// k580vm80a
module k580vm80a
(
   input         pin_clk,        
   input         pin_f1,         
   input         pin_f2,         
   input         pin_reset,      
   output [15:0] pin_a,          
   output  [7:0] pin_dout,       
   input   [7:0] pin_din,        
   output        pin_aena,       
   output        pin_dena,       
   input         pin_hold,      
   output        pin_hlda,      
   input         pin_ready,     
   output        pin_wait,      
   input         pin_int,       
   output        pin_inte,      
   output        pin_sync,      
   output        pin_dbin,      
   output        pin_wr_n
);
clock: 4.55 ns
lec_check: 0
abc_area: 1
cap_margin: 20
core_margin: 2
core_utilization: 31
max_routing_layer: met4
slew_margin: 40
run.sh (not shown) runs the stock make flow with config.mk's settings and CLKGATE_MAP_FILE=.
Rerun with:
Settings changed: CORE_UTILIZATION 31 to 66, MAX_ROUTING_LAYER met4 to unset, SLEW_MARGIN 40 to 20.
Clock period 4.55 ns to 3.6 ns, I/O delays scaled along.
=>
- This time the run reached the layout checks and failed them: negative setup slack
- clock power rises by 34%
- sequential share of layout area goes down by 4.6 points
- core utilization came out higher by 51 points
- clock skew shrinks by 5.0 ps
Rerun with:
Settings changed: CORE_ASPECT_RATIO set to 0.92, CORE_UTILIZATION 66 to 68, CTS_CLUSTER_SIZE set to 29, SETUP_SLACK_MARGIN set to -0.27.
=> The changed run completed, yet does not pass: negative setup slack; first-iteration DRC count falls by 5.8%; sequential share of layout area went up by 1.7 points; worst hold slack is worse by 9.1 ps; final area went down by 3.8%.

========
v32:
Starting RTL as in the previous note.
make LEC_CHECK=0 CAP_MARGIN=35 CELL_PAD_IN_SITES_DETAIL_PLACEMENT=0 CELL_PAD_IN_SITES_GLOBAL_PLACEMENT=3 CORE_MARGIN=9 CORE_UTILIZATION=25 CTS_CLUSTER_DIAMETER=40 GPL_ROUTABILITY_DRIVEN=1 GPL_TIMING_DRIVEN=1 MAX_ROUTING_LAYER=met5 PLACE_DENSITY_LB_ADDON=0.21 SETUP_SLACK_MARGIN=0.52 SLEW_MARGIN=10 TNS_END_PERCENT=15 finish   # period 5.18 ns
Looking at the reports, v32 completed the entire flow and the layout it produced met the timing, design-rule and antenna checks.
Here is what was changed in the inputs of v4 compared with v32.
Settings: an added CTS_CLUSTER_SIZE of 11; a change of SETUP_SLACK_MARGIN from 0.52 to 0.71; a change of GPL_ROUTABILITY_DRIVEN from 1 to 0; an added ABC_AREA of 1; a change of SLEW_MARGIN from 10 to 20.
Results
Changes observed in v4 relative to v32: total power fell 2.9%, sum of routed wire length over all layers lost 9300 µm, synthesized cell count went up, fmax increased 19 MHz, number of post-CTS setup repair buffers went up by 19.
diff inputs: v4 => v25
Settings: clearing GPL_ROUTABILITY_DRIVEN, which used to be 0; clearing CELL_PAD_IN_SITES_GLOBAL_PLACEMENT, which used to be 3; clearing CTS_CLUSTER_SIZE, which used to be 11; swapping 9 for 2 in CORE_MARGIN; clearing MAX_ROUTING_LAYER, which used to be met5; swapping 35 for 20 in CAP_MARGIN; clearing GPL_TIMING_DRIVEN, which used to be 1; clearing CTS_CLUSTER_DIAMETER, which used to be 40; clearing SETUP_SLACK_MARGIN, which used to be 0.71; clearing TNS_END_PERCENT, which used to be 15; swapping 25 for 17 in CORE_UTILIZATION; clearing CELL_PAD_IN_SITES_DETAIL_PLACEMENT, which used to be 0; clearing ABC_AREA, which used to be 1; clearing PLACE_DENSITY_LB_ADDON, which used to be 0.21; swapping 5.18 for 6.48 in the clock period (ns, I/O delays scaled along).
Notes after the runs:
When v25 is measured against v4, its final core area utilization turns out 12 points lower.
The area added between synthesis and finish reported for v25 is smaller than that of v4 by 8.2 points.
The cell area of v4 and that of v25 are within noise of each other.
v25 vs v4: mean cell area of the mapped netlist up in v25
The number of cells in the design after placement reported for v25 is greater than that of v4 by 292.
Vertical extent of the die grows by more than 10% when moving from v4 to v25.
Largest voltage drop on the vdd net delta (v25 − v4): favourable
Note that the internal power recorded for v4 amounts to 1.6 times the value seen in v25.
| global-route wire length before repair | higher: v25 |
> inputs changed (v25 -> v17)
Settings: swapping 17 for 71 in CORE_UTILIZATION; putting CTS_CLUSTER_DIAMETER at 212 where nothing was set; swapping 6.48 for 5.41 in the clock period (ns, I/O delays scaled along).
--- outcome ---
v17 ends up with higher utilization than v25 does.
Final critical-path share of the clock period: v17 vs v25 up 8.4 points
The lower non-clock buffer share of cell area of v25 and v17 is in v25.
Diff v25 -> v17 | design area | down by a few percent
v17 does worse than v25 on clock power.
For tally of filler cells in the layout, dividing the value from v25 by the value from v17 gives 8.2.
For the portion of total power attributed to combinational logic, v17 came in 0.2 points higher than v25 did.
In v17, net load switching power is higher than in v25.
v25 has higher maximum cell stage delay along the critical path than v17.
Summary of the comparison: data required time of the critical path is lower in v17, relative to v25.
Power and IR drop assume default switching activity.
